## Remoto
module Remoto(clk,rst,entrada,comando,su,sd,suB,sdB,saida_1,saida1_1,saida2_1,soma_result_1,sinal_A,sinal_B);
clock: 11.8 ns
lec_check: 0
abc_area: 1
cap_margin: 15
core_margin: 3
core_utilization: 71
cts_cluster_diameter: 346
cts_cluster_size: 59
gpl_routability_driven: 0
place_density_lb_addon: 0.04
setup_slack_margin: -0.92
slew_margin: 20
run.sh (not shown) runs the stock make flow with config.mk's settings and CLKGATE_MAP_FILE=.
Rerun with:
--- a/flow/config.mk
+++ b/flow/config.mk
@@ -9 +9,2 @@
-export CAP_MARGIN = 15
+export CAP_MARGIN = 20
+export CELL_PAD_IN_SITES_GLOBAL_PLACEMENT = 3
@@ -14,3 +15,4 @@
-export GPL_ROUTABILITY_DRIVEN = 0
-export PLACE_DENSITY_LB_ADDON = 0.04
-export SETUP_SLACK_MARGIN = -0.92
+export GPL_ROUTABILITY_DRIVEN = 1
+export MAX_ROUTING_LAYER = met5
+export PLACE_DENSITY = 0.78
+export SETUP_SLACK_MARGIN = 2.83
==> flow/constraint.sdc (replaced) <==
create_clock -name core_clock -period 10.4 [get_ports {clk}]
set_input_delay 2.0800 -clock core_clock [delete_from_list [all_inputs] [get_ports {clk}]]
set_output_delay 2.0800 -clock core_clock [all_outputs]
set_load 0.01 [all_outputs]
After rerunning:
- With this change the flow never finished: it broke off in 3_1_place_gp_skip_io, error GPL-0301
- synthesized cell count stays the same
- synthesized area does not change
- die size does not change
Rerun with:
==> flow/config.mk (replaced) <==
export PLATFORM = sky130hd
export DESIGN_NAME = Remoto
export DESIGN_NICKNAME = Remoto
export VERILOG_FILES = /design/flow/design.v
export SDC_FILE = /design/flow/constraint.sdc
export NUM_CORES = 4
export LEC_CHECK = 0
export CAP_MARGIN = 20
export CORE_MARGIN = 2
export CORE_UTILIZATION = 72
export MAX_ROUTING_LAYER = met4
export SLEW_MARGIN = 20
==> flow/constraint.sdc (replaced) <==
create_clock -name core_clock -period 6.47 [get_ports {clk}]
set_input_delay 1.2940 -clock core_clock [delete_from_list [all_inputs] [get_ports {clk}]]
set_output_delay 1.2940 -clock core_clock [all_outputs]
set_load 0.01 [all_outputs]
Now the flow finished but failed the layout checks on setup timing. Die area falls by 5.8%. Area after synthesis is lower by 1.9%. Synthesized cell count went down by about 18%.
Rerun with:
--- a/flow/config.mk
+++ b/flow/config.mk
@@ -10,2 +10 @@
-export CORE_UTILIZATION = 72
-export MAX_ROUTING_LAYER = met4
+export CORE_UTILIZATION = 40
==> flow/constraint.sdc (replaced) <==
create_clock -name core_clock -period 14.0 [get_ports {clk}]
set_input_delay 2.8000 -clock core_clock [delete_from_list [all_inputs] [get_ports {clk}]]
set_output_delay 2.8000 -clock core_clock [all_outputs]
set_load 0.01 [all_outputs]
This time the run completed without violations.
Cell area falls by roughly a tenth.
Total power is lower by well over a third.
Synthesized area is unchanged.
Sequential share of layout area climbs by 1.8 points.
Via count came out lower by about a fifth.
Global-route usage decreases by 20 points.
Clock skew is higher by 0.0034 ns.
First-iteration DRC count is lower by well over a third.
Rerun with:
--- a/flow/config.mk
+++ b/flow/config.mk
@@ -10 +10 @@
-export CORE_UTILIZATION = 40
+export CORE_UTILIZATION = 71
==> flow/constraint.sdc (replaced) <==
create_clock -name core_clock -period 11.0 [get_ports {clk}]
set_input_delay 2.2000 -clock core_clock [delete_from_list [all_inputs] [get_ports {clk}]]
set_output_delay 2.2000 -clock core_clock [all_outputs]
set_load 0.01 [all_outputs]
After rerunning: Power increases by a quarter to a third; sequential cell count is unchanged; via count rises slightly; cell area falls by a few percent.
Rerun with:
--- a/flow/config.mk
+++ b/flow/config.mk
@@ -7,0 +8 @@
+export ABC_AREA = 1
@@ -10 +11,2 @@
-export CORE_UTILIZATION = 71
+export CORE_UTILIZATION = 68
+export CTS_CLUSTER_DIAMETER = 221
==> flow/constraint.sdc (replaced) <==
create_clock -name core_clock -period 6.18 [get_ports {clk}]
set_input_delay 1.2360 -clock core_clock [delete_from_list [all_inputs] [get_ports {clk}]]
set_output_delay 1.2360 -clock core_clock [all_outputs]
set_load 0.01 [all_outputs]
With this change the flow reached the layout checks and failed them: setup timing. Setup slack degrades by 1.6 ns. Sequential share of layout area went down by 3.4 points. Design area went up by about a fifth. Total power increases by well over a third. Count of clock-buffer cells in the layout came out higher by 1. First-iteration DRC count climbs to 2.5 times its value.

---

Starting RTL as in the previous note.
==> flow/config.mk <==
export PLATFORM = sky130hd
export DESIGN_NAME = Remoto
export DESIGN_NICKNAME = Remoto
export VERILOG_FILES = /design/flow/design.v
export SDC_FILE = /design/flow/constraint.sdc
export NUM_CORES = 4
export LEC_CHECK = 0
export ABC_AREA = 1
export CAP_MARGIN = 0
export CORE_MARGIN = 2
export CORE_UTILIZATION = 71
export CTS_CLUSTER_DIAMETER = 221
export CTS_CLUSTER_SIZE = 15
export PLACE_DENSITY_LB_ADDON = 0.11
export SLEW_MARGIN = 20
export TNS_END_PERCENT = 5
==> flow/constraint.sdc <==
create_clock -name core_clock -period 6.36 [get_ports {clk}]
set_input_delay 1.2720 -clock core_clock [delete_from_list [all_inputs] [get_ports {clk}]]
set_output_delay 1.2720 -clock core_clock [all_outputs]
set_load 0.01 [all_outputs]
The first run finished but fails on negative setup slack.
Then changed:
- ABC_AREA: 1 -> not set
- CAP_MARGIN: 0 -> 20
- CORE_UTILIZATION: 71 -> 40
- CTS_CLUSTER_DIAMETER: 221 -> not set
- CTS_CLUSTER_SIZE: 15 -> not set
- PLACE_DENSITY_LB_ADDON: 0.11 -> not set
- TNS_END_PERCENT: 5 -> not set
- clock period: 6.36 -> 11.0 ns (I/O delays scaled with it)
=>
- This time the run completed with no timing, DRC or antenna violations
- non-clock buffer count came out lower by 59
- sequential cell count does not change
- hold slack got worse by 0.0093 ns
- core utilization goes down by 40 points
- first-iteration DRC count goes down by 28%
- design area falls by about 6%
- sequential share of layout area rises by 1.3 points
- critical path depth decreases by 15
- die area is higher by about 70%
Then changed:
- CORE_UTILIZATION: 40 -> 70
- CTS_CLUSTER_DIAMETER: not set -> 216
- CTS_CLUSTER_SIZE: not set -> 34
- clock period: 11.0 -> 6.02 ns (I/O delays scaled with it)
Result: This time the run finished but fails on negative setup slack. Die area went down by 42%. Clock-buffer cell count is unchanged. Via count went up by 36%. Wire length went up by 76%. Synthesized area is unchanged. Sequential share of layout area went down by 2.9 points. Sequential power went up by 82%. Power went up by 97%. Global-route usage went up by 21 points. Hold slack stays flat.
Then changed:
- CORE_UTILIZATION: 70 -> 64
- CTS_CLUSTER_DIAMETER: 216 -> not set
- CTS_CLUSTER_SIZE: 34 -> not set
The new run completed, yet does not pass: negative setup slack.
Fmax went up by about a fifth.
Global-route usage went down by 7.4 points.
Die area went up by roughly a tenth.
Routed wire length went down by a quarter to a third.
Synthesized area is unchanged.
Non-clock buffer count went up by 7.

---

## P
Remoto again, from the RTL that the note above started with.
export LEC_CHECK = 0
export CAP_MARGIN = 0
export CORE_MARGIN = 2
export CORE_UTILIZATION = 70
export CTS_CLUSTER_DIAMETER = 358
export CTS_CLUSTER_SIZE = 36
export HOLD_SLACK_MARGIN = 0.29
export SETUP_SLACK_MARGIN = -0.5
export SLEW_MARGIN = 20
create_clock -name core_clock -period 6.44 [get_ports {clk}]
STATUS run=P STAGES=ALL_DONE FINAL_CHECKS=FAILED CAUSE=setup timing
### P -> Q
Settings: CTS_CLUSTER_DIAMETER removed (was 358); PLACE_DENSITY newly set to 0.39; CTS_CLUSTER_SIZE removed (was 36); HOLD_SLACK_MARGIN removed (was 0.29); CAP_MARGIN changed from 0 to 20; CORE_UTILIZATION changed from 70 to 72; SETUP_SLACK_MARGIN removed (was -0.5); the clock period (ns, I/O delays scaled along) changed from 6.44 to 11.7.
### Flow results
- Q and P: one clean run, Q; the rest did not finish clean.
- Compared with P, in Q post-placement worst setup slack went up by 2560 ps, period utilization decreased 18 points, average vias per placed instance held steady.
- Per the comparison of Q with P, cell-internal power saw a decrease; total power draw moved down; critical path depth grew by 25%.
- Looking at clock group power, Q sits 45% below P.
- The higher power share of the clock group of Q and P is in P.
- Sequential power share essentially unchanged between P and Q.
- Looking at clock tree cell share of total cell area, Q sits above P.
- Via count (Q over P): decrease, 1061
Setup changes, Q to R
Settings: ABC_AREA newly set to 1; PLACE_DENSITY changed from 0.39 to 0.4; TNS_END_PERCENT newly set to 10; the clock period (ns, I/O delays scaled along) changed from 11.7 to 6.19.
- From Q to R the numbers moved as follows: total wire length picked up an extra about 20%; average wire per cell in the routed design lost 3.5%; fraction of power consumed by the clock network lost 2.0 points; remaining max-slew budget at the tightest pin picked up an extra 7.1 points.
- The layout from R, despite a flow that completed every stage, fails the layout checks, with the failing checks listed as setup timing.
- Sort Q and R by part of the total power dissipated in sequential elements asc -> top: Q

---

Starting RTL as in the previous note.
==> flow/design.v (excerpt) <==
module Remoto(clk,rst,entrada,comando,su,sd,suB,sdB,saida_1,saida1_1,saida2_1,soma_result_1,sinal_A,sinal_B);
clock: 7.92 ns
lec_check: 0
cap_margin: 20
core_margin: 2
core_utilization: 70
cts_cluster_diameter: 358
cts_cluster_size: 54
hold_slack_margin: 0.29
setup_slack_margin: -0.5
slew_margin: 20
The first run reached the layout checks and failed them: setup timing.
Change:
Settings changed: ABC_AREA from default to 1, CTS_CLUSTER_DIAMETER 358 to default, CTS_CLUSTER_SIZE 54 to default, HOLD_SLACK_MARGIN 0.29 to default, SETUP_SLACK_MARGIN -0.5 to default.
Clock period 7.92 ns to 7.17 ns, I/O delays scaled along.
What happened: The new run produced a clean layout; total power goes up by 12%; hold slack gets worse by 0.0098 ns; final area goes up by 5.1%; core utilization goes up by 1.6 points.
Change:
Settings changed: ABC_AREA 1 to default, CORE_UTILIZATION 70 to 59.
Clock period 7.17 ns to 6.18 ns, I/O delays scaled along.
After rerunning: The changed run completed, yet does not pass: setup timing; via count went down slightly; power rises by about a fifth; non-clock buffer count rose by 190; global-route usage is lower by 2.8 points; worst setup slack loses 0.56 ns.
Change:
Settings changed: ABC_AREA from default to 1, CORE_UTILIZATION 59 to 70, CTS_CLUSTER_DIAMETER from default to 221, HOLD_SLACK_MARGIN from default to -0.09, SETUP_SLACK_MARGIN from default to 0.34.
Outcome: With this change the flow failed in global routing (5_1_grt) with ODB-0269. Die size falls by 14%. Area after synthesis rises by 2.0%. Synthesized cell count rises by 21%.
Change:
Settings changed: CTS_CLUSTER_DIAMETER 221 to default, CTS_CLUSTER_SIZE from default to 39, HOLD_SLACK_MARGIN -0.09 to default, SETUP_SLACK_MARGIN 0.34 to default.
- Now the flow finished with setup timing left
- synthesized area is unchanged
- die area does not change
- synthesized cell count is unchanged
Power figures rest on the tool's default switching activity, not on a simulated workload.
